==> flow/design.v <==
module fifo #(parameter WIDTH = 592, DEPTH = 4) (
    input  logic                 clk,
    input  logic                 rst_n,
    input  logic                 pop,
    input  logic                 push,
    input  logic [WIDTH-1:0]     write_data,
    output logic [WIDTH-1:0]     read_data,
    output logic                 fifo_full,
    output logic                 fifo_empty
);
    logic [WIDTH-1:0] buffer [0:DEPTH-1];
    logic [$clog2(DEPTH)-1:0] read_pointer, write_pointer;
    logic [$clog2(DEPTH):0]   count;
    assign fifo_empty = (count == 0);
    assign fifo_full  = (count == DEPTH);
    assign read_data = buffer[read_pointer];
    always_ff @(posedge clk or negedge rst_n) begin
        if (!rst_n)
            count <= 0;
        else if (push && !fifo_full && !(pop && !fifo_empty))
            count <= count + 1;
        else if (pop && !fifo_empty && !(push && !fifo_full))
            count <= count - 1;
    end
    always_ff @(posedge clk or negedge rst_n) begin
        if (!rst_n) begin
            write_pointer <= 0;
            for (int k = 0; k < DEPTH; k++)
                buffer[k] <= 0;
        end 
        else if (push && !fifo_full) begin
            buffer[write_pointer] <= write_data;
            if (write_pointer == DEPTH-1)
                write_pointer <= 0;          
            else
                write_pointer <= write_pointer + 1;
        end
    end
    always_ff @(posedge clk or negedge rst_n) begin
        if (!rst_n) begin
            read_pointer <= 0;
        end
        else if (pop && !fifo_empty) begin
            if (read_pointer == DEPTH-1)
                read_pointer <= 0;           
            else
                read_pointer <= read_pointer + 1;
        end
    end
endmodule
module header_parser (
	input  logic         clk,
	input  logic         rst_n,
	input  logic         beat_valid,    
	input  logic [7:0]   beat_data,
	input  logic         beat_last,     
	output logic         meta_valid,    
	output logic [367:0] metadata
	);
localparam HDR_BYTES = 48;
logic [7:0]  hdr [0:HDR_BYTES-1];
logic [15:0] byte_cnt;                      
always_ff @(posedge clk or negedge rst_n) begin
	if (!rst_n) begin
		byte_cnt <= 0;
		for (int k = 0; k < HDR_BYTES; k++)
			hdr[k] <= 0;
	end
	else if (beat_valid) begin
		if (beat_last) begin
			byte_cnt <= 0;
			for (int k = 0; k < HDR_BYTES; k++)
				hdr[k] <= 0;
		end
		else begin
			for (int k = 0; k < HDR_BYTES; k++)
				if (byte_cnt == k)
					hdr[k] <= beat_data;
			if (byte_cnt != 16'hFFFF)
				byte_cnt <= byte_cnt + 1;
		end
	end
end
logic [7:0] h [0:HDR_BYTES-1];
genvar i;
generate
	for (i = 0; i < HDR_BYTES; i++) begin : BYPASS
		assign h[i] = (beat_valid && byte_cnt == i) ? beat_data : hdr[i];
	end
endgenerate
logic [47:0]  dest_mac, src_mac;
logic [15:0]  eth_type, total_length;
logic [3:0]   version, ihl;
logic [7:0]   protocol;
logic [31:0]  src_ip, dest_ip;
logic [111:0] payload;
logic [15:0]  pkt_bytes;
logic [15:0]  csum;
logic [15:0]  flags;
assign dest_mac     = {h[0], h[1], h[2], h[3], h[4], h[5]};
assign src_mac      = {h[6], h[7], h[8], h[9], h[10], h[11]};
assign eth_type     = {h[12], h[13]};
assign version      = h[14][7:4];
assign ihl          = h[14][3:0];
assign total_length = {h[16], h[17]};
assign protocol     = h[23];
assign src_ip       = {h[26], h[27], h[28], h[29]};
assign dest_ip      = {h[30], h[31], h[32], h[33]};
generate
	for (i = 0; i < 14; i++) begin : PAY
		assign payload[8*i +: 8] = h[34+i];
	end
endgenerate
assign pkt_bytes = (byte_cnt == 16'hFFFF) ? 16'hFFFF : byte_cnt + 16'd1;
logic [19:0] word_sum;
logic [16:0] fold1;
always_comb begin
	word_sum = 0;
	for (int w = 0; w < 10; w++)
		word_sum = word_sum + {4'b0, h[14+2*w], h[15+2*w]};
end
assign fold1 = {1'b0, word_sum[15:0]} + {13'b0, word_sum[19:16]};
assign csum  = fold1[15:0] + {15'b0, fold1[16]};
logic is_ipv4, is_ipv6, is_short, csum_ok, len_ok;
assign is_ipv4  = (eth_type == 16'h0800);
assign is_ipv6  = (eth_type == 16'h86DD);
assign is_short = (pkt_bytes < HDR_BYTES);
assign csum_ok  = is_ipv4 && (version == 4'd4) && (ihl == 4'd5) && (csum == 16'hFFFF);
assign len_ok   = is_ipv4 && ({1'b0, total_length} + 17'd14 == {1'b0, pkt_bytes});
assign flags    = {11'b0, len_ok, csum_ok, is_short, is_ipv6, is_ipv4};
assign meta_valid = beat_valid && beat_last;
assign metadata   = {flags, csum, pkt_bytes, payload, dest_ip, src_ip,
                     protocol, total_length, version, ihl, eth_type,
                     src_mac, dest_mac};
endmodule
module packet_parser (
	input  logic         clk,
	input  logic         rst_n,       
	input  logic         s_tvalid,
	input  logic [7:0]   s_tdata,
	input  logic         s_tlast,
	output logic         s_tready,
	output logic         m_tvalid,
	input  logic         m_tready,
	output logic [367:0] m_tdata
	);
localparam METADATA_WIDTH = 368;
logic                      fifo_full, fifo_empty;
logic                      push;
logic [METADATA_WIDTH-1:0] write_data;
assign s_tready = !fifo_full;
header_parser parser (
	.clk        (clk),
	.rst_n      (rst_n),
	.beat_valid (s_tvalid && s_tready),
	.beat_data  (s_tdata),
	.beat_last  (s_tlast),
	.meta_valid (push),
	.metadata   (write_data)
);
fifo #(.WIDTH(METADATA_WIDTH), .DEPTH(4)) meta_fifo (
	.clk        (clk),
	.rst_n      (rst_n),
	.pop        (m_tready),
	.push       (push),
	.write_data (write_data),
	.read_data  (m_tdata),
	.fifo_full  (fifo_full),
	.fifo_empty (fifo_empty)
);
assign m_tvalid = !fifo_empty;
endmodule
==> flow/run.sh <==
#!/bin/bash
# the make line also repeats each setting of config.mk as NAME=value (left out here)
make -C /OpenROAD-flow-scripts/flow DESIGN_CONFIG=/design/flow/config.mk WORK_HOME=/design/flow/orfs CLKGATE_MAP_FILE= finish
==> flow/config.mk <==
export PLATFORM = sky130hd
export DESIGN_NAME = packet_parser
export DESIGN_NICKNAME = packet_parser
export VERILOG_FILES = /design/flow/design.v
export SDC_FILE = /design/flow/constraint.sdc
export NUM_CORES = 4
export LEC_CHECK = 0
export CAP_MARGIN = 20
export CORE_MARGIN = 2
export CORE_UTILIZATION = 40
export PLACE_DENSITY = 0.6
export SLEW_MARGIN = 20
==> flow/constraint.sdc <==
create_clock -name core_clock -period 13.5 [get_ports {clk}]
set_input_delay 2.7000 -clock core_clock [delete_from_list [all_inputs] [get_ports {clk}]]
set_output_delay 2.7000 -clock core_clock [all_outputs]
set_load 0.01 [all_outputs]
==> results of run 1 <==
-- cell type report --
type | instances | area share, %
multi-input combinational | 5370 | 34.9
clock buffer | 289 | 5.80
inverter | 522 | 1.97
timing repair buffer | 712 | 6.65
tap | 2805 | 3.53
sequential | 1835 | 46.1
antenna | 3 | 0.00754
clock inverter | 68 | 0.957
-- metal layers --
metal | vias up | part of all wire, % | routed length, um | global-route usage (%)
li1 | 29700 | - | - | -
met5 | - | 0.022 | 59 | 0
met4 | 8 | 3.0 | 8110 | 7.73
met2 | 2301 | 45 | 121000 | 38.0
met3 | 416 | 7.5 | 20200 | 4.90
met1 | 32800 | 45 | 121000 | 35.2
-- repair_timing --
action                     4_1_cts  5_1_grt
buffers inserted                 0        2
hold buffers                     0        0
setup endpoints to repair        0       24
resized                          0       43
==> impl_metrics.tcl, run 1 <==
# place-and-route summary
set metrics [dict create \
    status "timing/DRC/antenna clean" \
    nets 8820 \
    tns_ns 0 \
    synth_cells 8375 \
    seq_power_mw 6.01 \
    synthTopCellsByCount "1,835 x dfrtp_1, 1,497 x nand2_1, 1,428 x o21ai_0, 736 x mux2i_1, 596 x clkbuf_1" \
    vias 65200 \
    path_class "in -> reg" \
    grt_pass1_wl_um 409000 \
    largest_area_cell "dfrtp_1" \
    drt_iter0_drc 6950 \
    swShare_pct 32.5 \
    dieArea_mm2 0.215 \
    switchingPower_mw 4.78 \
    total_power_mw 14.7 \
    final_util_pct 47.4 \
    tightestPinTransition_ns 1.13 \
    grt_antenna_before_repair 10 \
    clock_latency_ns 0.88 \
    post-route-cell-area_mm2 0.0995 \
    ys_chip_area_mm2 0.0847 \
    maxCapViolCount 0 \
    seq_area_mm2 0.0459 \
    reg2reg_depth 48 \
    pwr-share-comb_pct 21.1 \
    die_w_um 464 \
    max-vdd-ir-drop_uv 178 \
    numCtsBuffers 197 \
    crit_start "s_tvalid" \
    slew_viol_final 0 \
    max_slew_margin_pct 24.4 \
    required_ns 14.26 \
    cts_sinks 1835 \
    yosysCellCount 8375 \
    fillers 19300 \
    finClkSkew_ns 0.0582 \
    r2r_end "meta_fifo.buffer[0][355]$_DFFE_PN0P_" \
    internal_power_mw 9.90 \
    yosysSeqAreaShare_pct 54.2 \
    hold_end "meta_fifo.buffer[0][187]$_DFFE_PN0P_" \
    dpl.hpwl_um 168000 \
    grtUsageTotal_pct 24.7 \
    grt_pass1_vias 64300 \
    die_h_um 464 \
    hp-start "meta_fifo.buffer[0][187]$_DFFE_PN0P_" \
    worstHoldPathType "reg -> reg" \
    clkPwrFrac_pct 38.0 \
    pre_cts_ws_ns -0.847 \
    p_comb_mw 3.10 \
    drtAntennaViolNets 0 \
    fa_ha_area_share_pct 3.53 \
    topCellsByArea "dfrtp_1 54%, mux2i_1 8.7%, o21ai_0 8.4%, nand2_1 6.6%, a222oi_1 4.2%" \
    synth-seq-cells 1835 \
    grt_max_degree 225 \
    final_cells 11600 \
    ctsRootBufferMaster "clkbuf_16" \
    whs_ns 0.475 \
    drt-vias-per-instance 5.62 \
    synth-edff-count 0 \
    hold_viol 0 \
    dp_cells 11200 \
    yosysWarnings 5 \
    drcViolationCount 0 \
    top_logic_kind "AND-OR/OR-AND gates" \
    critPathTopFamily "simple AND/OR/NAND/NOR gates" \
    p_clk_mw 5.57 \
    max_freq_mhz 76.2 \
    worstPathMaxFanout 4 \
    synth_cell_types 85 \
    slowest_delay_ns 0.56 \
    path_depth 48 \
    htree_levels 4 \
    placed_cell_area_mm2 0.0925 \
    syn_area_mm2 0.0847 \
    top_area_share_pct 54.2 \
    port_buffers 371 \
    cts_tree "built" \
    fp_util_pct 40.3 \
    critPathCapture "meta_fifo.buffer[0][355]$_DFFE_PN0P_" \
    dr.pass1.iters 11 \
    leakagePower_nw 43.0 \
    final-comb-area_mm2 0.0348 \
    grt_remaining_overflow 0 \
    yosys.area_share.aoi_pct 17.3 \
    critPathLaunchType "input port" \
    xor_area_share_pct 0.900 \
    holdPathStages 2 \
    yosys_most_used_dff "dfrtp_1" \
    wl_per_cell_um 23.3 \
    area_growth_syn_to_layout_pct 17.5 \
    critPathArrivalTime_ns 13.88 \
    rows 168 \
    crit_path_end_kind "flop" \
    r2r_slack_ns 1.58 \
    worst_slack_ns 0.385 \
    async_reset_ff_share_pct 100 \
    crit_slowest_cell "or4_4" \
    routed_wl_um 270000 \
    clock_tree.buffer_depth 3 \
    syn_area_per_cell_um2 10.1 \
    place.gp.congestion 0.925 \
    simple_gate_area_share_pct 9.40 \
    finalSetupViolations 0 \
    tool_warnings 117 \
    clkTransAtPathRegs_ns 0.06 \
    top_power_group "sequential cells" \
    period_needed_ns 13.12 \
    r2r_start "parser.byte_cnt[13]$_DFFE_PN0P_" \
    p_seq_share_pct 40.9 \
    cp_num_buf_inv 6 \
    p_per_area_mw_per_mm2 147 \
    io_pins 383 \
    period_used_pct 97.2 \
    core-area_mm2 0.210 \
    most_common_cell "dfrtp_1" \
    yosys-mux-area-fraction_pct 9.38 \
]
==> run 2, diff against run 1 <==
Settings changed: ABC_AREA set to 1, CAP_MARGIN 20 to 40, CORE_MARGIN 2 to 5, CTS_CLUSTER_DIAMETER set to 97, CTS_CLUSTER_SIZE set to 26, GPL_ROUTABILITY_DRIVEN set to 1, MAX_ROUTING_LAYER set to met4, SLEW_MARGIN 20 to 25, TNS_END_PERCENT set to 60.
==> run 2 against run 1 <==
Effect of this change: clock power shrank 41%; design area shrank 2.1%; still clean; non-clock buffer count shrank 65; total power grew 30%; maximum frequency grew 5.8%; sequential share of layout area grew 1.0 points; routed wire length grew 6.5%; critical path type unchanged; clock-buffer cell count shrank 190; utilization shrank 2.4 points; via count grew 9.2%; setup slack gained 0.72 ns.
==> impl_metrics.tcl, run 2 <==
# place-and-route summary
set metrics [dict create \
    status "timing/DRC/antenna clean" \
    ctsRootBufferMaster "clkbuf_16" \
    syn_area_mm2 0.0869 \
    ys_chip_area_mm2 0.0869 \
    htree_levels 3 \
    grtUsageTotal_pct 25.8 \
    wl_per_cell_um 21.8 \
    hp-start "meta_fifo.buffer[1][265]$_DFFE_PN0P_" \
    core-area_mm2 0.217 \
    finClkSkew_ns 0.0554 \
    hold_viol 0 \
    tool_warnings 97 \
    crit_start "s_tvalid" \
    switchingPower_mw 7.61 \
    finalSetupViolations 0 \
    pwr-share-comb_pct 41.6 \
    drt_iter0_drc 7205 \
    holdPathStages 2 \
    routed_wl_um 288000 \
    period_used_pct 91.8 \
    drcViolationCount 0 \
    rows 171 \
    die_h_um 476 \
    async_reset_ff_share_pct 100 \
    grt_antenna_before_repair 8 \
    maxCapViolCount 0 \
    numCtsBuffers 90 \
    seq_power_mw 7.89 \
    final_util_pct 45.0 \
    fillers 21000 \
    synth_cell_types 55 \
    syn_area_per_cell_um2 8.52 \
    top_logic_kind "AND-OR/OR-AND gates" \
    port_buffers 371 \
    simple_gate_area_share_pct 14.4 \
    met2_wirelength_um 132000 \
    yosys-mux-area-fraction_pct 0.0130 \
    synth_cells 10200 \
    internal_power_mw 11.5 \
    grt_remaining_overflow 0 \
    topCellsByArea "dfrtp_1 53%, nand2_1 11%, o21ai_0 9.2%, inv_1 5.4%, a21oi_1 4.5%" \
    clock_latency_ns 0.80 \
    leakagePower_nw 45.2 \
    cts_setup_buffers 0 \
    grt_pass1_vias 68600 \
    required_ns 14.19 \
    critPathMostFrequentCell "nor2_1" \
    cts_tree "built" \
    r2r_start "parser.byte_cnt[12]$_DFFE_PN0P_" \
    largest_area_cell "dfrtp_1" \
    clock_tree.buffer_depth 3 \
    rsz0062_at_grt "false" \
    synth-edff-count 0 \
    yosys.area_share.aoi_pct 20.4 \
    xor_area_share_pct 0.373 \
    max-vdd-ir-drop_uv 257 \
    io_pins 383 \
    grt_max_degree 208 \
    crit_path_end_kind "flop" \
    r2r_end "meta_fifo.buffer[2][355]$_DFFE_PN0P_" \
    worstPathMaxFanout 21 \
    p_comb_mw 7.96 \
    slew_viol_final 0 \
    critPathTopFamily "simple AND/OR/NAND/NOR gates" \
    path_class "in -> reg" \
    most_common_cell "nand2_1" \
    vias 71200 \
    routed-wl-met3_um 15600 \
    area_growth_syn_to_layout_pct 12.2 \
    slowest_delay_ns 0.66 \
    routed.top_layer "met4" \
    swShare_pct 39.8 \
    synthTopCellsByCount "2,443 x nand2_1, 1,835 x dfrtp_1, 1,605 x o21ai_0, 1,248 x inv_1, 774 x a21oi_1" \
    tightestPinTransition_ns 1.16 \
    ctsResizeCount 0 \
    critPathCapture "meta_fifo.buffer[2][355]$_DFFE_PN0P_" \
    p_per_area_mw_per_mm2 197 \
    yosysCellCount 10200 \
    fa_ha_area_share_pct 3.42 \
    yosysSeqAreaShare_pct 52.9 \
    die_w_um 476 \
    crit_slowest_cell "nor2_1" \
    drt-vias-per-instance 5.40 \
    nets 10500 \
    grt_pass1_wl_um 437000 \
    p_seq_share_pct 41.2 \
    cts-hold-fix-buffers 0 \
    hold_end "meta_fifo.buffer[1][265]$_DFFE_PN0P_" \
    tns_ns 0 \
    place.gp.congestion 0.939 \
    clkTransAtPathRegs_ns 0.10 \
    fp_util_pct 40.1 \
    cts_sinks 1835 \
    top_area_share_pct 52.9 \
    top_power_group "combinational logic" \
    yosys_most_used_dff "dfrtp_1" \
    yosysWarnings 5 \
    period_needed_ns 12.39 \
    reg2reg_depth 66 \
    worstHoldPathType "reg -> reg" \
    dpl.hpwl_um 181000 \
    dr.pass1.iters 8 \
    whs_ns 0.488 \
    max_slew_margin_pct 23.0 \
    synth-seq-cells 1835 \
    drtAntennaViolNets 0 \
    dieArea_mm2 0.227 \
    clkPwrFrac_pct 17.2 \
    path_depth 58 \
    critPathLaunchType "input port" \
    wl_met1_um 132000 \
    r2r_slack_ns 2.41 \
    max_freq_mhz 80.7 \
    p_clk_mw 3.30 \
    critPathArrivalTime_ns 13.08 \
    cp_num_buf_inv 10 \
]
-- run 2: cell type report --
class / count / area [um2] / share of cell area, %
Antenna cell: 7 / 17.5 / 0.0180
Sequential cell: 1835 / 45900 / 47.1
Tap cell: 2854 / 3570 / 3.67
Clock inverter: 32 / 459 / 0.471
Timing Repair Buffer: 647 / 6530 / 6.71
Clock buffer: 99 / 2380 / 2.44
Multi-Input combinational cell: 6451 / 33800 / 34.7
Inverter: 1262 / 4780 / 4.90
-- run 2: stage by stage --
stage | power [mW] | cells | worst slack [ns] | area [um2]
after CTS | 19.2 | 13100 | 1.17 | 96900
after floorplan | 12.0 | 10200 | 1.89 | 86900
after global placement | 15.7 | 13000 | 0.462 | 93600
final | 19.1 | 13200 | 1.11 | 97400
after detailed placement | 15.9 | 13000 | 0.384 | 94100
after global routing | 20.4 | 13200 | 0.174 | 97400
-- run 2: metal layers --
| layer | GRT usage, % | vias up |
|---|---|---|
| li1 | - | 33200 |
| met1 | 36.4 | 35400 |
| met2 | 39.7 | 2231 |
| met3 | 2.82 | 375 |
| met4 | 7.36 | 0 |
| met5 | - | - |
==> run 3, diff against run 2 <==
Settings changed: TNS_END_PERCENT 60 to 50.
==> run 3 against run 2 <==
Effect of this change: clock skew did not move; clock-buffer cell count stayed put; synthesized area stayed put; critical path type unchanged; still clean.
==> impl_metrics.tcl, run 3 <==
# place-and-route summary
set metrics [dict create \
    critPathTopFamily "simple AND/OR/NAND/NOR gates" \
    most_common_cell "nand2_1" \
    cts_tree "built" \
    topCellsByArea "dfrtp_1 53%, nand2_1 11%, o21ai_0 9.2%, inv_1 5.4%, a21oi_1 4.5%" \
    finalSetupViolations 0 \
    die_h_um 476 \
    path_depth 58 \
    grt_remaining_overflow 0 \
    dp_cells 13000 \
    period_needed_ns 12.39 \
    swShare_pct 39.8 \
    yosys-mux-area-fraction_pct 0.0130 \
    yosysWarnings 5 \
    ys_chip_area_mm2 0.0869 \
    leakagePower_nw 45.2 \
    synthTopCellsByCount "2,443 x nand2_1, 1,835 x dfrtp_1, 1,605 x o21ai_0, 1,248 x inv_1, 774 x a21oi_1" \
    whs_ns 0.488 \
    clkTransAtPathRegs_ns 0.10 \
    critPathCapture "meta_fifo.buffer[2][355]$_DFFE_PN0P_" \
    pwr-share-comb_pct 41.6 \
    post-route-cell-area_mm2 0.0974 \
    max-vdd-ir-drop_uv 257 \
    drt_iter0_drc 7205 \
    maxCapViolCount 0 \
    seq_power_mw 7.89 \
    dr.pass1.iters 8 \
    drt-vias-per-instance 5.40 \
    cp_num_buf_inv 10 \
    r2r_end "meta_fifo.buffer[2][355]$_DFFE_PN0P_" \
    fillers 21000 \
    synth_cells 10200 \
    dpl.hpwl_um 181000 \
    required_ns 14.19 \
    drtAntennaViolNets 0 \
    final-comb-area_mm2 0.0338 \
    p_per_area_mw_per_mm2 197 \
    tool_warnings 97 \
    cts-hold-fix-buffers 0 \
    internal_power_mw 11.5 \
    syn_area_per_cell_um2 8.52 \
    port_buffers 371 \
    grt_max_degree 208 \
    synth_cell_types 55 \
    critPathLaunchType "input port" \
    cts_sinks 1835 \
    placed_cell_area_mm2 0.0941 \
    die_w_um 476 \
    tightestPinTransition_ns 1.16 \
    drcViolationCount 0 \
    wl_per_cell_um 21.8 \
    clock_tree.buffer_depth 3 \
    grt_pass1_wl_um 437000 \
    synth-seq-cells 1835 \
    final_util_pct 45.0 \
    switchingPower_mw 7.61 \
    r2r_start "parser.byte_cnt[12]$_DFFE_PN0P_" \
    top_logic_kind "AND-OR/OR-AND gates" \
    rsz0062_at_grt "false" \
    yosys.area_share.aoi_pct 20.4 \
    r2r_slack_ns 2.41 \
    slowest_delay_ns 0.66 \
    holdPathStages 2 \
    dieArea_mm2 0.227 \
    fa_ha_area_share_pct 3.42 \
    cts_setup_buffers 0 \
    top_area_share_pct 52.9 \
    hold_viol 0 \
    yosys_most_used_dff "dfrtp_1" \
    area_growth_syn_to_layout_pct 12.2 \
    seq_area_mm2 0.0459 \
    p_clk_mw 3.30 \
    crit_start "s_tvalid" \
    async_reset_ff_share_pct 100 \
    finClkSkew_ns 0.0554 \
    rows 171 \
    io_pins 383 \
    nets 10500 \
    clock_latency_ns 0.80 \
    p_seq_share_pct 41.2 \
    vias 71200 \
    grtUsageTotal_pct 25.8 \
    clkPwrFrac_pct 17.2 \
    xor_area_share_pct 0.373 \
    numCtsBuffers 90 \
    slew_viol_final 0 \
    reg2reg_depth 66 \
    yosysCellCount 10200 \
    core-area_mm2 0.217 \
    worstPathMaxFanout 21 \
    critPathMostFrequentCell "nor2_1" \
    tns_ns 0 \
    critPathArrivalTime_ns 13.08 \
    simple_gate_area_share_pct 14.4 \
    top_power_group "combinational logic" \
    largest_area_cell "dfrtp_1" \
    max_slew_margin_pct 23.0 \
    ctsResizeCount 0 \
    place.gp.congestion 0.939 \
    yosysSeqAreaShare_pct 52.9 \
    syn_area_mm2 0.0869 \
    hold_end "meta_fifo.buffer[1][265]$_DFFE_PN0P_" \
    grt_pass1_vias 68600 \
    worstHoldPathType "reg -> reg" \
    path_class "in -> reg" \
    synth-edff-count 0 \
    max_freq_mhz 80.7 \
    crit_path_end_kind "flop" \
    final_cells 13200 \
    htree_levels 3 \
    period_used_pct 91.8 \
    routed_wl_um 288000 \
    grt_antenna_before_repair 8 \
    ctsRootBufferMaster "clkbuf_16" \
    status "timing/DRC/antenna clean" \
    hp-start "meta_fifo.buffer[1][265]$_DFFE_PN0P_" \
    crit_slowest_cell "nor2_1" \
    p_comb_mw 7.96 \
    fp_util_pct 40.1 \
]
run 3: metal layers:
layer	GRT usage [%]	routed length (um)
met1	36.4	132000
met5	-	0
met4	7.36	8930
met3	2.82	15600
met2	39.7	132000
run 3: cell type report:
type                       instances  area share (%)
sequential                      1835            47.1
tap                             2854            3.67
multi-input combinational       6451            34.7
clock inverter                    32           0.471
inverter                        1262            4.90
timing repair buffer             647            6.71
antenna                            7          0.0180
clock buffer                      99            2.44
run 3: per-stage QoR:
step | worst slack, ns | power (mW)
3_3_place_gp | 0.462 | 15.7
4_1_cts | 1.17 | 19.2
2_1_floorplan | 1.89 | 12.0
5_1_grt | 0.174 | 20.4
6_report | 1.11 | 19.1
3_5_place_dp | 0.384 | 15.9
==> run 4, diff against run 3 <==
Settings changed: ABC_AREA 1 to not set, CAP_MARGIN 40 to 20, CORE_MARGIN 5 to 2, CORE_UTILIZATION 40 to 64, CTS_CLUSTER_DIAMETER 97 to not set, CTS_CLUSTER_SIZE 26 to not set, GPL_ROUTABILITY_DRIVEN 1 to not set, MAX_ROUTING_LAYER met4 to not set, SLEW_MARGIN 25 to 20, TNS_END_PERCENT 50 to not set.
Clock period 13.5 ns to 8.56 ns, I/O delays scaled along.
==> run 4 against run 3 <==
Effect of this change: now fails the layout checks on negative setup slack; worst hold slack lost 0.012 ns; routed wire length down 9.9%; synthesized cell count decreased by 18%; setup slack got worse by 4.0 ns; global-route usage rose by 12 points; design area rose by 3.3%; final cell count is 18% lower; clock-buffer cell count grew 174; sequential power grew about 20%; non-clock buffer count increased by 373; clock skew is 0.0052 ns lower; critical path depth decreased by 9; largest cell class unchanged; largest power group is now sequential cells.
==> impl_metrics.tcl, run 4 <==
# place-and-route summary
set metrics [dict create \
    area_growth_syn_to_layout_pct 18.8 \
    die_w_um 368 \
    maxCapViolCount 0 \
    violatedChecks "negative setup slack" \
    switchingPower_mw 7.32 \
    hp-start "meta_fifo.buffer[0][291]$_DFFE_PN0P_" \
    htree_levels 4 \
    total_power_mw 22.8 \
    yosys.area_share.aoi_pct 17.3 \
    r2r_end "meta_fifo.buffer[2][355]$_DFFE_PN0P_" \
    synth-edff-count 0 \
    p_per_area_mw_per_mm2 226 \
    syn_area_per_cell_um2 10.1 \
    vias 68200 \
    p_clk_mw 8.33 \
    nets 9115 \
    crit_path_end_kind "flop" \
    topCellsByArea "dfrtp_1 54%, mux2i_1 8.7%, o21ai_0 8.4%, nand2_1 6.6%, a222oi_1 4.2%" \
    slew_viol_final 0 \
    post-route-cell-area_mm2 0.101 \
    rows 133 \
    leakagePower_nw 44.4 \
    drcViolationCount 0 \
    clkPwrFrac_pct 36.6 \
    most_common_cell "dfrtp_1" \
    holdPathStages 2 \
    max-vdd-ir-drop_uv 411 \
    ctsRootBufferMaster "clkbuf_16" \
    period_needed_ns 11.49 \
    swShare_pct 32.1 \
    clkTransAtPathRegs_ns 0.06 \
    fa_ha_area_share_pct 3.53 \
    yosysSeqAreaShare_pct 54.2 \
    drt_iter0_drc 8164 \
    simple_gate_area_share_pct 9.40 \
    grt_pass1_wl_um 400000 \
    internal_power_mw 15.5 \
    pwr-share-comb_pct 21.8 \
    cp_num_buf_inv 16 \
    slowest_delay_ns 0.52 \
    routed_wl_um 259000 \
    status "complete, but fails checks" \
    placed_cell_area_mm2 0.0936 \
    worstHoldPathType "reg -> reg" \
    place.gp.congestion 0.961 \
    p_comb_mw 4.96 \
    port_buffers 371 \
    async_reset_ff_share_pct 100 \
    die_h_um 368 \
    final_util_pct 76.5 \
    dp_cells 10500 \
    grt_remaining_overflow 0 \
    reg2reg_depth 50 \
    r2r_slack_ns -2.81 \
    hold_end "meta_fifo.buffer[0][291]$_DFFE_PN0P_" \
    io_pins 383 \
    path_class "in -> reg" \
    path_depth 49 \
    top_area_share_pct 54.2 \
    fillers 9014 \
    grt_pass1_vias 67100 \
    drtAntennaViolNets 0 \
    top_logic_kind "AND-OR/OR-AND gates" \
    hold_viol 0 \
    tightestPinTransition_ns 1.15 \
    ys_chip_area_mm2 0.0847 \
    crit_slowest_cell "fa_1" \
    critPathLaunchType "input port" \
    dieArea_mm2 0.135 \
    synthTopCellsByCount "1,835 x dfrtp_1, 1,497 x nand2_1, 1,428 x o21ai_0, 736 x mux2i_1, 596 x clkbuf_1" \
    critPathCapture "meta_fifo.buffer[2][355]$_DFFE_PN0P_" \
    tool_warnings 113 \
    cts_tree "built" \
    clock_tree.buffer_depth 3 \
    synth_cells 8375 \
    worst_slack_ns -2.93 \
    p_seq_share_pct 41.6 \
    largest_area_cell "dfrtp_1" \
    critPathArrivalTime_ns 12.21 \
    dpl.hpwl_um 161000 \
    required_ns 9.28 \
    numCtsBuffers 184 \
    grt_antenna_before_repair 6 \
    max_slew_margin_pct 23.2 \
    period_used_pct 134 \
    critPathMostFrequentCell "buf_4" \
    syn_area_mm2 0.0847 \
    yosys_most_used_dff "dfrtp_1" \
    yosysCellCount 8375 \
    worstPathMaxFanout 5 \
    synth-seq-cells 1835 \
    core-area_mm2 0.131 \
    top_power_group "sequential cells" \
    grtUsageTotal_pct 38.2 \
    grt_max_degree 228 \
    clock_latency_ns 0.82 \
    drt-vias-per-instance 6.29 \
    wl_per_cell_um 23.9 \
    finalSetupViolations 68 \
    yosysWarnings 5 \
    rsz0062_at_grt "true" \
    finClkSkew_ns 0.0503 \
    yosys-mux-area-fraction_pct 9.38 \
    seq_power_mw 9.48 \
    cts_sinks 1835 \
    fp_util_pct 64.4 \
    dr.pass1.iters 8 \
    xor_area_share_pct 0.900 \
    critPathTopFamily "simple AND/OR/NAND/NOR gates" \
    tns_ns -134.91 \
    crit_start "s_tvalid" \
    final_cells 10800 \
    r2r_start "parser.byte_cnt[12]$_DFFE_PN0P_" \
    max_freq_mhz 87.0 \
    synth_cell_types 85 \
]
==> run 4: timing repair <==
| item | 4_1_cts | 5_1_grt |
|---|---|---|
| pin swaps | 36 | 22 |
| buffers inserted | 28 | 20 |
| endpoints found under the setup margin | 68 | 68 |
| hold buffers | 0 | 0 |
| resized | 39 | 59 |
==> run 4: metrics by stage <==
stage | setup WS (ns) | hold WS, ns
after detailed placement | -4.42 | 0.470
after global routing | -3.30 | 0.498
after CTS | -2.93 | 0.482
after floorplan | -3.40 | 0.448
final | -2.93 | 0.476
after global placement | -4.29 | 0.460
==> run 4: area by class of cell <==
type                            count  area (um2)  area share (%)
Antenna cell                        3        7.51         0.00746
Clock buffer                      273        5440            5.41
Clock inverter                     67         847           0.842
Inverter                          522        1960            1.95
Multi-Input combinational cell   5370       35200            35.0
Sequential cell                  1835       45900            45.6
Tap cell                         1755        2200            2.18
Timing Repair Buffer             1020        9060            9.01
==> run 4: layer usage <==
metal	track usage, %	wire length, um	up-vias	share of wire (%)
li1	-	-	30300	-
met5	0	53	-	0.020
met1	55.2	107000	34200	41
met3	7.58	24600	533	9.5
met2	58.3	118000	3166	46
met4	13.5	9590	8	3.7
==> run 5, diff against run 4 <==
Settings changed: CORE_UTILIZATION 64 to 68, CTS_CLUSTER_SIZE set to 17.
Clock period 8.56 ns to 7.66 ns, I/O delays scaled along.
==> run 5 against run 4 <==
Effect of this change: largest cell class unchanged; highest routed layer unchanged; setup slack worse by 0.95 ns; worst hold slack improved by 0.0023 ns; still fails the layout checks on negative setup slack; via count increased by 1.0%; design area fell by 0.56%; critical path depth fell by 5.
==> impl_metrics.tcl, run 5 <==
# place-and-route summary
set metrics [dict create \
    crit_path_end_kind "flop" \
    clock_latency_ns 0.82 \
    swShare_pct 32.3 \
    dpl.hpwl_um 159000 \
    io_pins 383 \
    yosysCellCount 8375 \
    syn_area_mm2 0.0847 \
    place.gp.congestion 0.961 \
    finalSetupViolations 68 \
    whs_ns 0.478 \
    critPathArrivalTime_ns 12.27 \
    crit_slowest_cell "fa_2" \
    p_seq_share_pct 42.5 \
    routed_wl_um 258000 \
    worstHoldPathType "reg -> reg" \
    top_power_group "sequential cells" \
    clkPwrFrac_pct 35.6 \
    reg2reg_depth 45 \
    topCellsByArea "dfrtp_1 54%, mux2i_1 8.7%, o21ai_0 8.4%, nand2_1 6.6%, a222oi_1 4.2%" \
    worstPathMaxFanout 5 \
    critPathCapture "meta_fifo.buffer[1][355]$_DFFE_PN0P_" \
    synth_cell_types 85 \
    grt_pass1_wl_um 397000 \
    hp-start "meta_fifo.buffer[0][166]$_DFFE_PN0P_" \
    nets 9102 \
    pwr-share-comb_pct 22.0 \
    total_power_mw 25.0 \
    yosysSeqAreaShare_pct 54.2 \
    path_depth 44 \
    top_area_share_pct 54.2 \
    path_class "in -> reg" \
    holdPathStages 2 \
    die_w_um 357 \
    p_clk_mw 8.89 \
    p_comb_mw 5.49 \
    vias 68900 \
    period_needed_ns 11.53 \
    tool_warnings 107 \
    grt_max_degree 224 \
    drcViolationCount 0 \
    top_logic_kind "AND-OR/OR-AND gates" \
    finClkSkew_ns 0.0345 \
    largest_area_cell "dfrtp_1" \
    xor_area_share_pct 0.900 \
    max_slew_margin_pct 26.4 \
    max-vdd-ir-drop_uv 274 \
    seq_power_mw 10.6 \
    yosys.area_share.aoi_pct 17.3 \
    dr.pass1.iters 12 \
    tightestPinTransition_ns 1.10 \
    most_common_cell "dfrtp_1" \
    rows 129 \
    critPathTopFamily "simple AND/OR/NAND/NOR gates" \
    yosysWarnings 5 \
    syn_area_per_cell_um2 10.1 \
    slew_viol_final 0 \
    cp_num_buf_inv 5 \
    period_used_pct 151 \
    htree_levels 4 \
    async_reset_ff_share_pct 100 \
    drtAntennaViolNets 0 \
    yosys_most_used_dff "dfrtp_1" \
    ys_chip_area_mm2 0.0847 \
    r2r_start "parser.byte_cnt[12]$_DFFE_PN0P_" \
    yosys-mux-area-fraction_pct 9.38 \
    required_ns 8.39 \
    switchingPower_mw 8.07 \
    grt_pass1_vias 67800 \
    core-area_mm2 0.124 \
    port_buffers 371 \
    worst_slack_ns -3.87 \
    crit_start "s_tvalid" \
    violatedChecks "negative setup slack" \
    dieArea_mm2 0.127 \
    r2r_end "meta_fifo.buffer[1][355]$_DFFE_PN0P_" \
    wl_per_cell_um 24.1 \
    status "complete, but fails checks" \
    hold_viol 0 \
    synthTopCellsByCount "1,835 x dfrtp_1, 1,497 x nand2_1, 1,428 x o21ai_0, 736 x mux2i_1, 596 x clkbuf_1" \
    hold_end "meta_fifo.buffer[0][166]$_DFFE_PN0P_" \
    slowest_delay_ns 0.58 \
    synth-seq-cells 1835 \
    tns_ns -202.24 \
    grt_remaining_overflow 0 \
    rsz0062_at_grt "true" \
    die_h_um 357 \
    p_per_area_mw_per_mm2 250 \
    maxCapViolCount 0 \
    clock_tree.buffer_depth 3 \
    leakagePower_nw 44.2 \
    area_growth_syn_to_layout_pct 18.1 \
    numCtsBuffers 183 \
    r2r_slack_ns -3.84 \
    drt_iter0_drc 8941 \
    grt_antenna_before_repair 5 \
    fp_util_pct 68.5 \
    grtUsageTotal_pct 40.6 \
    simple_gate_area_share_pct 9.40 \
    clkTransAtPathRegs_ns 0.06 \
    cts_sinks 1835 \
    synth-edff-count 0 \
    critPathLaunchType "input port" \
    fa_ha_area_share_pct 3.53 \
    max_freq_mhz 86.7 \
    drt-vias-per-instance 6.44 \
    ctsRootBufferMaster "clkbuf_16" \
    final_util_pct 80.9 \
    synth_cells 8375 \
    cts_tree "built" \
    internal_power_mw 16.9 \
]
[run 5: per-layer routing]
layer	vias to the layer above	wire [um]	track usage (%)	part of all wire [%]
li1	30200	-	-	-
met1	34500	102000	56.9	39
met2	3541	119000	62.3	46
met3	601	25900	8.65	10
met4	6	10900	16.9	4.2
met5	-	37	0	0.014
[run 5: repair_timing]
item / CTS / global route
hold buffers: 0 / 0
setup endpoints to repair: 68 / 68
pin swaps: 59 / 41
endpoints found under the hold margin: 0 / 0
gates resized: 50 / 71
setup buffers: 32 / 21
[run 5: final cells by class]
class	count	area, um2
well taps	1637	2050
inverters	522	1960
multi-input cells	5370	35200
fillers	7660	23600
clock inverters	42	526
diodes	1	2.50
repair buffers	1008	8940
clock buffers	283	5400
flip-flops and latches	1835	45900
[run 5: metrics by stage]
stage	worst slack [ns]	instance area, um2	std cells
3_3_place_gp	-5.12	93300	10300
3_5_place_dp	-5.34	93300	10300
2_1_floorplan	-4.12	85100	8385
4_1_cts	-3.95	99700	10700
5_1_grt	-4.29	100000	10700
6_report	-3.87	100000	10700
==> run 6, diff against run 5 <==
Settings changed: ABC_AREA set to 0, CAP_MARGIN 20 to 40, CORE_UTILIZATION 68 to 72, CTS_CLUSTER_DIAMETER set to 377, PLACE_DENSITY 0.6 to not set, PLACE_DENSITY_LB_ADDON set to 0.19, SETUP_SLACK_MARGIN set to 1.49.
Clock period 7.66 ns to 5.0 ns, I/O delays scaled along.
==> run 6 against run 5 <==
Effect of this change: still fails the layout checks on negative setup slack; sequential power is 54% higher; clock-buffer cell count shrank 163; die area fell by 5.5%; global-route usage increased by 3.6 points; setup slack lost 2.4 ns; routed wire length up 7.1%; register-to-register slack lost 2.5 ns; utilization rose by 4.6 points; total power grew 45%; via count up 4.9%; first-iteration DRC count increased by 24%; critical path type unchanged; largest cell class unchanged; highest routed layer unchanged.
==> impl_metrics.tcl, run 6 <==
# place-and-route summary
set metrics [dict create \
    whs_ns 0.269 \
    critPathArrivalTime_ns 11.98 \
    path_class "in -> reg" \
    r2r_end "meta_fifo.buffer[3][355]$_DFFE_PN0P_" \
    max_slew_margin_pct 18.1 \
    p_seq_share_pct 44.9 \
    most_common_cell "dfrtp_1" \
    finalSetupViolations 68 \
    fp_util_pct 72.8 \
    drtAntennaViolNets 0 \
    top_power_group "sequential cells" \
    rsz0062_at_grt "true" \
    drcViolationCount 0 \
    p_clk_mw 9.14 \
    dp_cells 10300 \
    ctsRootBufferMaster "clkbuf_16" \
    worst_slack_ns -6.31 \
    top_area_share_pct 54.2 \
    cts_tree "built" \
    r2r_start "parser.byte_cnt[15]$_DFFE_PN0P_" \
    synth-edff-count 0 \
    critPathTopFamily "simple AND/OR/NAND/NOR gates" \
    r2r_slack_ns -6.30 \
    yosys.area_share.aoi_pct 17.3 \
    drt_iter0_drc 11100 \
    path_depth 50 \
    place.gp.congestion 0.972 \
    hold_viol 0 \
    cts_sinks 1835 \
    maxCapViolCount 0 \
    fa_ha_area_share_pct 3.53 \
    crit_path_end_kind "flop" \
    clock_latency_ns 0.76 \
    critPathCapture "meta_fifo.buffer[3][355]$_DFFE_PN0P_" \
    final_util_pct 85.5 \
    drt-vias-per-instance 6.85 \
    cp_num_buf_inv 7 \
    synth-seq-cells 1835 \
    clkTransAtPathRegs_ns 0.07 \
    pre_cts_ws_ns -7.22 \
    grt_pass1_vias 71000 \
    syn_area_mm2 0.0847 \
    htree_levels 3 \
    dr.pass1.iters 12 \
    nets 9192 \
    synth_cells 8375 \
    fillers 6087 \
    vias 72200 \
    p_comb_mw 10.8 \
    async_reset_ff_share_pct 100 \
    p_per_area_mw_per_mm2 364 \
    slew_viol_final 0 \
    yosys-mux-area-fraction_pct 9.38 \
    top_logic_kind "AND-OR/OR-AND gates" \
    status "complete, but fails checks" \
    final_cells 10500 \
    cts-hold-fix-buffers 0 \
    ys_chip_area_mm2 0.0847 \
    worstPathMaxFanout 4 \
    max_freq_mhz 88.4 \
    grt_pass1_wl_um 412000 \
    largest_area_cell "dfrtp_1" \
    yosysCellCount 8375 \
    wl_per_cell_um 26.2 \
    switchingPower_mw 12.5 \
    dieArea_mm2 0.120 \
    grt_antenna_before_repair 10 \
    reg2reg_depth 51 \
    routed_wl_um 276000 \
    area_growth_syn_to_layout_pct 17.4 \
    worstHoldPathType "in -> async" \
    synth_cell_types 85 \
    die_w_um 347 \
    topCellsByArea "dfrtp_1 54%, mux2i_1 8.7%, o21ai_0 8.4%, nand2_1 6.6%, a222oi_1 4.2%" \
    xor_area_share_pct 0.900 \
    period_needed_ns 11.31 \
    port_buffers 371 \
    finClkSkew_ns 0.0353 \
    pwr-share-comb_pct 29.9 \
    leakagePower_nw 44.2 \
    slowest_delay_ns 0.57 \
    yosysSeqAreaShare_pct 54.2 \
    period_used_pct 226 \
    internal_power_mw 23.8 \
    grtUsageTotal_pct 44.2 \
    io_pins 383 \
    tool_warnings 82 \
    yosysWarnings 5 \
    crit_start "s_tvalid" \
    max-vdd-ir-drop_uv 379 \
    core-area_mm2 0.116 \
    violatedChecks "negative setup slack" \
    grt_max_degree 203 \
    required_ns 5.67 \
    synthTopCellsByCount "1,835 x dfrtp_1, 1,497 x nand2_1, 1,428 x o21ai_0, 736 x mux2i_1, 596 x clkbuf_1" \
    tightestPinTransition_ns 1.19 \
    clock_tree.buffer_depth 3 \
    numCtsBuffers 117 \
    dpl.hpwl_um 168000 \
    simple_gate_area_share_pct 9.40 \
    swShare_pct 34.4 \
    clkPwrFrac_pct 25.2 \
    yosys_most_used_dff "dfrtp_1" \
    rows 125 \
    die_h_um 347 \
    seq_power_mw 16.3 \
    syn_area_per_cell_um2 10.1 \
    critPathLaunchType "input port" \
    crit_slowest_cell "clkdlybuf4s50_1" \
    grt_remaining_overflow 0 \
]
-- run 6: per-stage QoR --
stage,setup TNS [ns],area (um2),total power [mW]
floorplan,-344.87,85100,21.3
global placement,-404.28,94200,24.8
detailed placement,-410.53,94300,25.0
CTS,-347.13,98600,34.9
global route,-387.23,99400,37.1
finish,-357.19,99500,36.2
-- run 6: layout make-up --
class	instances	area, um2	area share (%)
multi-input cells	5370	35300	35.5
well taps	1524	1910	1.92
flip-flops and latches	1835	45900	46.2
repair buffers	1164	11300	11.4
clock buffers	120	2980	3.00
diodes	4	10.0	0.0101
clock inverters	3	47.5	0.0478
inverters	522	1960	1.97
-- run 6: what timing repair did --
| item | CTS | global route |
|---|---|---|
| endpoints found under the setup margin | 437 | 477 |
| cloned | 11 | 14 |
| resized | 260 | 174 |
| pin swaps | 77 | 42 |
| setup buffers | 43 | 30 |
-- run 6: per-layer routing --
metal	vias up	share of wire [%]	wire length (um)	track usage (%)
met2	5180	45	123000	66.7
met1	35600	36	98700	61.1
met4	18	6.4	17600	21.8
li1	30300	-	-	-
met3	1125	13	36500	10.2
met5	-	0.064	176	0
==> run 7, diff against run 6 <==
Settings changed: ABC_AREA 0 to not set, CAP_MARGIN 40 to 20, CORE_UTILIZATION 72 to 70, CTS_CLUSTER_DIAMETER 377 to not set, HOLD_SLACK_MARGIN set to 0.29, PLACE_DENSITY_LB_ADDON 0.19 to 0.0, SETUP_SLACK_MARGIN 1.49 to 0.75.
Clock period 5.0 ns to 7.39 ns, I/O delays scaled along.
==> run 7 against run 6 <==
Effect of this change: still fails the layout checks on negative setup slack; total power decreased by 28%; via count fell by 3.0%; clock skew rose by 0.0046 ns; combinational power is 47% lower; clock-buffer cell count up 143; synthesized cell count unchanged; worst hold slack gained 0.21 ns; clock power increased by 2.5%; non-clock buffer count shrank 147; global-route usage fell by 1.5 points; critical path depth decreased by 3; utilization fell by 2.1 points; critical endpoint unchanged; largest power group unchanged.
==> impl_metrics.tcl, run 7 <==
# place-and-route summary
set metrics [dict create \
    top_logic_kind "AND-OR/OR-AND gates" \
    fp_util_pct 70.6 \
    yosys-mux-area-fraction_pct 9.38 \
    holdPathStages 2 \
    die_w_um 352 \
    worstPathMaxFanout 5 \
    critPathArrivalTime_ns 12.09 \
    clock_tree.buffer_depth 3 \
    synth_cell_types 85 \
    top_area_share_pct 54.2 \
    switchingPower_mw 8.41 \
    synth-seq-cells 1835 \
    internal_power_mw 17.7 \
    period_used_pct 154 \
    grt_remaining_overflow 0 \
    max_slew_margin_pct 27.4 \
    critPathLaunchType "flop" \
    xor_area_share_pct 0.900 \
    pwr-share-comb_pct 22.1 \
    routed_wl_um 263000 \
    nets 9108 \
    p_per_area_mw_per_mm2 261 \
    required_ns 8.11 \
    area_growth_syn_to_layout_pct 18.1 \
    drcViolationCount 0 \
    core-area_mm2 0.120 \
    yosysSeqAreaShare_pct 54.2 \
    pre_cts_ws_ns -5.50 \
    swShare_pct 32.2 \
    cp_num_buf_inv 5 \
    clkPwrFrac_pct 35.9 \
    cts_sinks 1835 \
    place.gp.congestion 0.982 \
    die_h_um 352 \
    crit_slowest_cell "or4_4" \
    rows 127 \
    clkTransAtPathRegs_ns 0.06 \
    synth_cells 8375 \
    grtUsageTotal_pct 42.7 \
    top_power_group "sequential cells" \
    worst_slack_ns -3.98 \
    crit_path_end_kind "flop" \
    rsz0062_at_grt "true" \
    r2r_slack_ns -3.98 \
    period_needed_ns 11.37 \
    fillers 6846 \
    reg2reg_depth 47 \
    worstHoldPathType "reg -> reg" \
    critPathTopFamily "simple AND/OR/NAND/NOR gates" \
    hold_end "meta_fifo.buffer[0][284]$_DFFE_PN0P_" \
    io_pins 383 \
    dr.pass1.iters 13 \
    seq_power_mw 11.0 \
    yosys_most_used_dff "dfrtp_1" \
    grt_pass1_wl_um 404000 \
    maxCapViolCount 0 \
    placed_cell_area_mm2 0.0934 \
    fa_ha_area_share_pct 3.53 \
    slowest_delay_ns 0.54 \
    drtAntennaViolNets 0 \
    ys_chip_area_mm2 0.0847 \
    numCtsBuffers 180 \
    htree_levels 4 \
    r2r_start "parser.byte_cnt[15]$_DFFE_PN0P_" \
    yosysCellCount 8375 \
    topCellsByArea "dfrtp_1 54%, mux2i_1 8.7%, o21ai_0 8.4%, nand2_1 6.6%, a222oi_1 4.2%" \
    syn_area_per_cell_um2 10.1 \
    finalSetupViolations 68 \
    tool_warnings 93 \
    finClkSkew_ns 0.0398 \
    p_seq_share_pct 42.1 \
    port_buffers 371 \
    max-vdd-ir-drop_uv 290 \
    grt_max_degree 186 \
    vias 70100 \
    dieArea_mm2 0.124 \
    grt_antenna_before_repair 6 \
    final_cells 10700 \
    path_class "reg -> reg" \
    synthTopCellsByCount "1,835 x dfrtp_1, 1,497 x nand2_1, 1,428 x o21ai_0, 736 x mux2i_1, 596 x clkbuf_1" \
    dp_cells 10300 \
    synth-edff-count 0 \
    r2r_end "meta_fifo.buffer[3][355]$_DFFE_PN0P_" \
    critPathCapture "meta_fifo.buffer[3][355]$_DFFE_PN0P_" \
    syn_area_mm2 0.0847 \
    max_freq_mhz 88.0 \
    most_common_cell "dfrtp_1" \
    yosys.area_share.aoi_pct 17.3 \
    dpl.hpwl_um 162000 \
    path_depth 47 \
    ctsRootBufferMaster "clkbuf_16" \
    p_comb_mw 5.76 \
    total_power_mw 26.1 \
    cts_tree "built" \
    hold_viol 0 \
    drt-vias-per-instance 6.56 \
    largest_area_cell "dfrtp_1" \
    status "complete, but fails checks" \
    yosysWarnings 5 \
    wl_per_cell_um 24.7 \
    crit_start "parser.byte_cnt[15]$_DFFE_PN0P_" \
    violatedChecks "negative setup slack" \
    slew_viol_final 0 \
    tightestPinTransition_ns 1.09 \
    simple_gate_area_share_pct 9.40 \
    async_reset_ff_share_pct 100 \
    grt_pass1_vias 69700 \
    clock_latency_ns 0.82 \
    drt_iter0_drc 10000 \
    p_clk_mw 9.37 \
    post-route-cell-area_mm2 0.100 \
    leakagePower_nw 44.2 \
    hp-start "meta_fifo.buffer[0][284]$_DFFE_PN0P_" \
]
## run 7: through the flow
stage	hold WS [ns]	utilization (%)	setup TNS (ns)
6_report	0.480	83.4	-200.32
5_1_grt	0.495	83.3	-228.88
4_1_cts	0.483	83.2	-196.06
3_5_place_dp	0.470	77.9	-292.74
3_3_place_gp	0.460	77.9	-274.40
2_1_floorplan	0.448	-	-214.85
## run 7: area by class of cell
type | instances | area, um2 | area share [%]
multi-input cells | 5370 | 35000 | 35.0
flip-flops and latches | 1835 | 45900 | 45.9
repair buffers | 1017 | 9040 | 9.04
diodes | 7 | 17.5 | 0.0175
well taps | 1612 | 2020 | 2.02
clock inverters | 53 | 662 | 0.662
clock buffers | 263 | 5330 | 5.33
inverters | 522 | 1960 | 1.96
## run 7: repair_timing
item / 4_1_cts / 5_1_grt
hold buffers: 0 / 0
buffers inserted: 24 / 8
gates resized: 48 / 15
pin swaps: 41 / 8
endpoints found under the setup margin: 68 / 68
## run 7: per-layer routing
| metal | vias to the layer above | GRT usage [%] | wire length [um] | share of wire [%] |
|---|---|---|---|---|
| met5 | - | 0 | 13 | 0.0049 |
| met4 | 2 | 20.6 | 13100 | 5.0 |
| met3 | 742 | 10.4 | 30800 | 12 |
| met2 | 4270 | 64.5 | 120000 | 45 |
| met1 | 34800 | 58.7 | 99600 | 38 |
| li1 | 30200 | - | - | - |
==> run 8, diff against run 7 <==
Settings changed: ABC_AREA set to 1, CORE_UTILIZATION 70 to 72, CTS_CLUSTER_DIAMETER set to 377, HOLD_SLACK_MARGIN 0.29 to not set, PLACE_DENSITY_LB_ADDON 0.0 to 0.19, SETUP_SLACK_MARGIN 0.75 to 1.49.
Clock period 7.39 ns to 5.0 ns, I/O delays scaled along.
==> run 8 against run 7 <==
Effect of this change: the layout still fails its checks (negative setup slack); maximum frequency is 13% higher; critical endpoint is now meta_fifo.buffer[2][355]$_DFFE_PN0P_; via count grew 15%; flip-flop count stayed put; utilization grew 1.4 points; first-iteration DRC count grew 17%; worst hold slack got worse by 0.28 ns; clock-buffer cell count fell by 143; final cell count rose by 16%.
==> impl_metrics.tcl, run 8 <==
# place-and-route summary
set metrics [dict create \
    status "complete, but fails checks" \
    violatedChecks "negative setup slack" \
    clkTransAtPathRegs_ns 0.08 \
    internal_power_mw 33.1 \
    reg2reg_depth 64 \
    top_logic_kind "AND-OR/OR-AND gates" \
    p_clk_mw 9.26 \
    critPathTopFamily "simple AND/OR/NAND/NOR gates" \
    clock_tree.buffer_depth 3 \
    crit_slowest_cell "fa_1" \
    tool_warnings 102 \
    yosys.area_share.aoi_pct 20.4 \
    path_depth 64 \
    die_h_um 351 \
    nets 11000 \
    yosys-mux-area-fraction_pct 0.0130 \
    r2r_end "meta_fifo.buffer[2][355]$_DFFE_PN0P_" \
    r2r_slack_ns -5.04 \
    port_buffers 371 \
    grt_remaining_overflow 0 \
    cp_num_buf_inv 10 \
    cts_sinks 1835 \
    cts_tree "built" \
    dpl.hpwl_um 178000 \
    rows 127 \
    leakagePower_nw 48.3 \
    worstHoldPathType "in -> async" \
    xor_area_share_pct 0.373 \
    critPathLaunchType "flop" \
    p_comb_mw 24.2 \
    finalSetupViolations 68 \
    most_common_cell "nand2_1" \
    yosysWarnings 5 \
    critPathCapture "meta_fifo.buffer[2][355]$_DFFE_PN0P_" \
    max-vdd-ir-drop_uv 468 \
    top_area_share_pct 52.9 \
    simple_gate_area_share_pct 14.4 \
    synthTopCellsByCount "2,443 x nand2_1, 1,835 x dfrtp_1, 1,605 x o21ai_0, 1,248 x inv_1, 774 x a21oi_1" \
    pre_cts_ws_ns -6.08 \
    p_per_area_mw_per_mm2 542 \
    finClkSkew_ns 0.0597 \
    wl_per_cell_um 23.8 \
    clock_latency_ns 0.77 \
    tightestPinTransition_ns 1.29 \
    synth-edff-count 0 \
    cts-hold-fix-buffers 0 \
    synth_cell_types 55 \
    routed_wl_um 296000 \
    fp_util_pct 72.5 \
    fa_ha_area_share_pct 3.42 \
    rsz0062_at_grt "true" \
    slowest_delay_ns 0.50 \
    crit_start "parser.byte_cnt[5]$_DFFE_PN0P_" \
    worst_slack_ns -5.04 \
    grt_pass1_vias 77500 \
    crit_path_end_kind "flop" \
    grtUsageTotal_pct 45.0 \
    drcViolationCount 0 \
    critPathArrivalTime_ns 10.66 \
    pwr-share-comb_pct 43.9 \
    switchingPower_mw 22.0 \
    grt_pass1_wl_um 431000 \
    dr.pass1.iters 9 \
    r2r_start "parser.byte_cnt[5]$_DFFE_PN0P_" \
    drtAntennaViolNets 0 \
    syn_area_per_cell_um2 8.52 \
    synth_cells 10200 \
    io_pins 383 \
    yosysSeqAreaShare_pct 52.9 \
    swShare_pct 39.9 \
    yosysCellCount 10200 \
    largest_area_cell "dfrtp_1" \
    numCtsBuffers 117 \
    async_reset_ff_share_pct 100 \
    hold_viol 0 \
    ctsRootBufferMaster "clkbuf_16" \
    drt_iter0_drc 11800 \
    vias 80400 \
    worstPathMaxFanout 5 \
    synth-seq-cells 1835 \
    grt_max_degree 213 \
    grt_antenna_before_repair 11 \
    p_seq_share_pct 39.3 \
    top_power_group "combinational logic" \
    syn_area_mm2 0.0869 \
    place.gp.congestion 0.987 \
    maxCapViolCount 0 \
    clkPwrFrac_pct 16.8 \
    area_growth_syn_to_layout_pct 17.0 \
    max_freq_mhz 99.6 \
    slew_viol_final 0 \
    core-area_mm2 0.120 \
    period_used_pct 201 \
    ys_chip_area_mm2 0.0869 \
    total_power_mw 55.1 \
    whs_ns 0.198 \
    htree_levels 3 \
    yosys_most_used_dff "dfrtp_1" \
    topCellsByArea "dfrtp_1 53%, nand2_1 11%, o21ai_0 9.2%, inv_1 5.4%, a21oi_1 4.5%" \
    path_class "reg -> reg" \
    drt-vias-per-instance 6.47 \
    period_needed_ns 10.04 \
    dieArea_mm2 0.123 \
    required_ns 5.62 \
    seq_power_mw 21.7 \
    max_slew_margin_pct 14.2 \
    die_w_um 351 \
]
==> run 8: repair_timing <==
item,in CTS,in global routing
pin swaps,71,80
gates resized,173,377
cloned,0,24
setup endpoints to repair,866,830
setup buffers,47,49
==> run 8: metrics by stage <==
stage	TNS (ns)	area [um2]	utilization [%]	cells
2_1_floorplan	-268.88	87000	-	10200
3_3_place_gp	-357.83	95900	80.0	12200
3_5_place_dp	-370.65	95900	80.0	12200
4_1_cts	-293.26	99700	83.2	12300
5_1_grt	-334.41	102000	84.8	12400
6_report	-303.85	102000	84.8	12400
==> run 8: metal layers <==
metal | vias up | GRT usage [%] | wire, um
met1 | 38700 | 58.4 | 101000
li1 | 34200 | - | -
met4 | 14 | 25.6 | 21800
met5 | - | 0 | 91
met2 | 6087 | 70.4 | 134000
met3 | 1452 | 10.3 | 38600
==> run 8: area by class of cell <==
type	count	area (um2)
tap	1612	2020
multi-input combinational	6451	34800
timing repair buffer	1130	10900
timing repair inverter	4	45.0
inverter	1262	4860
fill	6377	18200
antenna	5	12.5
sequential	1835	45900
clock inverter	4	98.8
clock buffer	120	2980
==> run 9, diff against run 8 <==
Settings changed: ABC_AREA 1 to 0, CAP_MARGIN 20 to 40, CELL_PAD_IN_SITES_GLOBAL_PLACEMENT set to 0, CORE_UTILIZATION 72 to 65, CTS_CLUSTER_DIAMETER 377 to 162, CTS_CLUSTER_SIZE 17 to not set, PLACE_DENSITY_LB_ADDON 0.19 to not set, SETUP_SLACK_MARGIN 1.49 to not set, TNS_END_PERCENT set to 95.
Clock period 5.0 ns to 3.25 ns, I/O delays scaled along.
==> run 9 against run 8 <==
Effect of this change: still fails the layout checks on negative setup slack; combinational power down 5%; via count down 7.4%; sequential power up 15%; flip-flop count unchanged; clock skew down 0.012 ns; critical endpoint is now meta_fifo.buffer[1][355]$_DFFE_PN0P_; clock power up 140%; worst hold slack better by 0.23 ns; clock-buffer cell count up 162; global-route usage down 1.3 points; design area up 6.6%; setup slack worse by 3.2 ns; routed wire length up 0.44%.
==> impl_metrics.tcl, run 9 <==
# place-and-route summary
set metrics [dict create \
    crit_slowest_cell "or4_4" \
    critPathArrivalTime_ns 12.24 \
    total_power_mw 70.4 \
    clock_latency_ns 0.83 \
    p_comb_mw 22.9 \
    routed_wl_um 297000 \
    port_buffers 371 \
    fa_ha_area_share_pct 3.53 \
    maxCapViolCount 0 \
    clkTransAtPathRegs_ns 0.06 \
    final_util_pct 83.7 \
    fillers 7242 \
    max_slew_margin_pct 40.3 \
    yosys-mux-area-fraction_pct 9.38 \
    grt_pass1_wl_um 442000 \
    holdPathStages 4 \
    fp_util_pct 65.4 \
    rows 132 \
    ys_chip_area_mm2 0.0847 \
    status "complete, but fails checks" \
    synth_cell_types 85 \
    cts_tree "built" \
    seq_area_mm2 0.0459 \
    pwr-share-comb_pct 32.6 \
    tightestPinTransition_ns 0.894 \
    max-vdd-ir-drop_uv 551 \
    htree_levels 4 \
    grtUsageTotal_pct 43.7 \
    core-area_mm2 0.129 \
    tool_warnings 53 \
    grt_remaining_overflow 0 \
    most_common_cell "dfrtp_1" \
    synth-edff-count 0 \
    grt_max_degree 145 \
    wl_per_cell_um 25.9 \
    placed_cell_area_mm2 0.0979 \
    critPathCapture "meta_fifo.buffer[1][355]$_DFFE_PN0P_" \
    finalSetupViolations 457 \
    xor_area_share_pct 0.900 \
    yosysCellCount 8375 \
    top_area_share_pct 54.2 \
    path_depth 50 \
    leakagePower_nw 49.7 \
    grt_pass1_vias 73600 \
    violatedChecks "negative setup slack" \
    synthTopCellsByCount "1,835 x dfrtp_1, 1,497 x nand2_1, 1,428 x o21ai_0, 736 x mux2i_1, 596 x clkbuf_1" \
    path_class "reg -> reg" \
    syn_area_per_cell_um2 10.1 \
    internal_power_mw 47.5 \
    r2r_slack_ns -8.24 \
    finClkSkew_ns 0.0480 \
    final-comb-area_mm2 0.0355 \
    area_growth_syn_to_layout_pct 27.9 \
    synth-seq-cells 1835 \
    use_met3_pct 11.0 \
    topCellsByArea "dfrtp_1 54%, mux2i_1 8.7%, o21ai_0 8.4%, nand2_1 6.6%, a222oi_1 4.2%" \
    r2r_start "parser.byte_cnt[10]$_DFFE_PN0P_" \
    simple_gate_area_share_pct 9.40 \
    critPathLaunchType "flop" \
    yosys_most_used_dff "dfrtp_1" \
    rsz0062_at_grt "true" \
    drcViolationCount 0 \
    crit_start "parser.byte_cnt[10]$_DFFE_PN0P_" \
    reg2reg_depth 50 \
    period_needed_ns 11.49 \
    place.gp.congestion 0.977 \
    largest_area_cell "dfrtp_1" \
    dpl.hpwl_um 177000 \
    clock_tree.buffer_depth 3 \
    vias 74500 \
    cts_sinks 1835 \
    async_reset_ff_share_pct 100 \
    grt_antenna_before_repair 10 \
    yosysWarnings 5 \
    grt_use_met1_pct 58.7 \
    slowest_delay_ns 0.55 \
    numCtsBuffers 183 \
    synth_cells 8375 \
    dp_cells 10800 \
    drt_iter0_drc 10400 \
    yosys.area_share.aoi_pct 17.3 \
    cp_num_buf_inv 5 \
    dieArea_mm2 0.133 \
    top_power_group "sequential cells" \
    r2r_end "meta_fifo.buffer[1][355]$_DFFE_PN0P_" \
    p_clk_mw 22.4 \
    hp-start "s_tdata[2]" \
    critPathTopFamily "simple AND/OR/NAND/NOR gates" \
    drt-vias-per-instance 6.49 \
    globalRouteMet2Util_pct 66.6 \
    io_pins 383 \
    slew_viol_final 0 \
    hold_end "meta_fifo.buffer[2][122]$_DFFE_PN0P_" \
    dr.pass1.iters 11 \
    required_ns 4.00 \
    worst_slack_ns -8.24 \
    hold_viol 0 \
    nets 9757 \
    period_used_pct 353 \
    die_h_um 365 \
    final_cells 11500 \
    busiest_layer "met2" \
    yosysSeqAreaShare_pct 54.2 \
    drtAntennaViolNets 0 \
    max_freq_mhz 87.1 \
    worstPathMaxFanout 4 \
    worstHoldPathType "in -> reg" \
    post-route-cell-area_mm2 0.108 \
    p_seq_share_pct 35.5 \
    clkPwrFrac_pct 31.9 \
    die_w_um 365 \
    swShare_pct 32.5 \
    ctsRootBufferMaster "clkbuf_16" \
    crit_path_end_kind "flop" \
    seq_power_mw 25.0 \
    syn_area_mm2 0.0847 \
    switchingPower_mw 22.9 \
    p_per_area_mw_per_mm2 650 \
    top_logic_kind "AND-OR/OR-AND gates" \
    tns_ns -607.77 \
]
## run 9: metrics by stage
stage	hold slack (ns)	worst slack (ns)
final	0.431	-8.24
after global routing	0.425	-8.53
after CTS	0.397	-8.30
after detailed placement	0.469	-8.77
after global placement	0.460	-8.58
after floorplan	0.354	-7.88
## run 9: cell type report
| class | instances | share of cell area (%) |
|---|---|---|
| sequential | 1835 | 42.4 |
| multi-input combinational | 5370 | 32.8 |
| timing repair buffer | 1663 | 15.0 |
| clock buffer | 282 | 5.19 |
| tap | 1742 | 2.01 |
| inverter | 522 | 1.81 |
| clock inverter | 60 | 0.748 |
| antenna | 4 | 0.00924 |
## run 9: timing repair
action                                   CTS  global route
pin swaps                                205           164
gates resized                           1106           484
setup buffers                            153           152
gates cloned                              66             8
endpoints found under the hold margin     52             0
hold buffers                               1             0
endpoints found under the setup margin   437           492
## run 9: routing by layer
layer / up-vias / wire length (um)
met1: 37000 / 111000
met3: 1088 / 34400
met2: 4667 / 135000
met4: 14 / 17300
li1: 31700 / -
met5: - / 113
Power is estimated from default activity; no workload was simulated.
